Setup of indigo:
// chip_top
module chip_top
  ( input          clk_i
  , input          reset_i
  , input          v_i
  , input  [31:0]  a_i
  , input  [31:0]  b_i
  , output         v_o
  , output [63:0]  c_o
  );
For scale: about 3800 cells after synthesis, about 130 flip-flops, about 130 I/O pins, about 36000 um2 of cells after synthesis.
Settings: LEC_CHECK=0, CAP_MARGIN=30, CELL_PAD_IN_SITES_DETAIL_PLACEMENT=1, CELL_PAD_IN_SITES_GLOBAL_PLACEMENT=2, CORE_MARGIN=3, CORE_UTILIZATION=35, CTS_CLUSTER_DIAMETER=332, CTS_CLUSTER_SIZE=48, GPL_TIMING_DRIVEN=0, HOLD_SLACK_MARGIN=0.12, MAX_ROUTING_LAYER=met5, MIN_ROUTING_LAYER=met1, PLACE_DENSITY=0.37, SLEW_MARGIN=10, TNS_END_PERCENT=35; clock period 6.79 ns.
run.sh (not shown) runs the stock make flow with config.mk's settings and CLKGATE_MAP_FILE=.
Every stage of indigo finished as expected; the final checks, on the other hand, flagged negative setup slack, which means the layout fails.
What tundra does differently from indigo at the input level:
Settings: PLACE_DENSITY_LB_ADDON: unset -> 0.28; PLACE_DENSITY: 0.37 -> unset; CORE_UTILIZATION: 35 -> 70; CTS_CLUSTER_SIZE: 48 -> 32; CELL_PAD_IN_SITES_GLOBAL_PLACEMENT: 2 -> unset; CELL_PAD_IN_SITES_DETAIL_PLACEMENT: 1 -> unset; TNS_END_PERCENT: 35 -> unset; GPL_TIMING_DRIVEN: 0 -> unset; MAX_ROUTING_LAYER: met5 -> met4; SLEW_MARGIN: 10 -> 20; CORE_MARGIN: 3 -> 2; SETUP_SLACK_MARGIN: unset -> 1.59; the clock period (ns, I/O delays scaled along): 6.79 -> 5.39.
[summary]
The flow ended early for tundra: it failed with a tool error in global routing.
As far as I/O pin count goes, indigo and tundra are indistinguishable; the numbers are identical.
tundra ends up with higher final weighted congestion in routability-driven placement than indigo does.
Number of buffers created by CTS came out exactly the same in tundra and indigo.
In terms of number of clock sinks, tundra and indigo differ only marginally.
Per the comparison of tundra with indigo, placeable core area fell by 50000 um2, half-perimeter wire length after placement fell by 36%.
For nickel, these inputs were changed with respect to tundra:
Settings: CTS_CLUSTER_SIZE removed (was 32); SETUP_SLACK_MARGIN removed (was 1.59); CAP_MARGIN changed from 30 to 20; CORE_UTILIZATION changed from 70 to 72; MAX_ROUTING_LAYER removed (was met4); CTS_CLUSTER_DIAMETER removed (was 332); MIN_ROUTING_LAYER removed (was met1); PLACE_DENSITY_LB_ADDON removed (was 0.28); HOLD_SLACK_MARGIN removed (was 0.12); PLACE_DENSITY newly set to 0.67; the clock period (ns, I/O delays scaled along) changed from 5.39 to 7.06.
[summary]
| nickel | all stages done | FAIL | negative setup slack |
In nickel relative to tundra, die outline height had gone down slightly.
Changes observed in nickel relative to tundra: number of different library cells in the post-synthesis netlist saw little to no change; die width saw a decrease; floorplan core area saw a decrease; area reported by Yosys stat saw little to no change.
Diff tundra -> nickel | count of instances resized after the clock tree is built | decrease of 171
From nickel to tundra, number of top-level pins did not move at all.
Area of the mapped netlist: nickel vs tundra identical
When nickel is set beside tundra, its core utilization at floorplan turns out to be 1.9 points larger.
Changes in harbor relative to nickel:
Settings: changing CORE_UTILIZATION from 72 to 70; removing PLACE_DENSITY (formerly 0.67); setting SETUP_SLACK_MARGIN to -0.03 for the first time; changing the clock period (ns, I/O delays scaled along) from 7.06 to 7.17.
## What came out
Status harbor: flow complete, layout not clean - negative setup slack. The post-route clock period utilization in harbor sits 2.8 points below the value recorded for nickel.

chip_top again, from the RTL that the note above started with.
make LEC_CHECK=0 ABC_AREA=1 CAP_MARGIN=20 CORE_MARGIN=2 CORE_UTILIZATION=72 CTS_CLUSTER_DIAMETER=330 CTS_CLUSTER_SIZE=97 PLACE_DENSITY=0.81 SETUP_SLACK_MARGIN=0.8 SLEW_MARGIN=20 TNS_END_PERCENT=10 finish   # period 3.47 ns
The first run finished with setup timing left.
==> next run, changes <==
ABC_AREA = default   (was 1)
CAP_MARGIN = 40   (was 20)
CTS_CLUSTER_DIAMETER = default   (was 330)
CTS_CLUSTER_SIZE = default   (was 97)
PLACE_DENSITY = default   (was 0.81)
SETUP_SLACK_MARGIN = -0.28   (was 0.8)
TNS_END_PERCENT = default   (was 10)
clock period = 6.86 ns   (was 3.47 ns; I/O delays follow)
The changed run completed and failed the layout checks on setup timing.
Fmax shrinks by 6.0%.
Via count went down by 17%.
Cell area shrinks by 8.7%.
Final cell count came out lower by 21%.
Clock-buffer cell count came out higher by 1.
Non-clock buffer count goes up by 15.
Utilization is lower by 1.4 points.
Critical path depth shrinks by 1.
Routed wire length is lower by 12%.
==> next run, changes <==
CAP_MARGIN = 20   (was 40)
CORE_UTILIZATION = 40   (was 72)
SETUP_SLACK_MARGIN = default   (was -0.28)
clock period = 7.5 ns   (was 6.86 ns; I/O delays follow)
What happened: With this change the flow completed with no timing, DRC or antenna violations. Hold slack loses 6.9 ps. Area after synthesis is unchanged.
==> next run, changes <==
ABC_AREA = 1   (was default)
CORE_UTILIZATION = 30   (was 40)
CTS_CLUSTER_DIAMETER = 337   (was default)
CTS_CLUSTER_SIZE = 96   (was default)
SLEW_MARGIN = 0   (was 20)
TNS_END_PERCENT = 25   (was default)
What happened: Global-route usage fell by 5.0 points; cell area climbs by a few percent; die area goes up by well over a third.
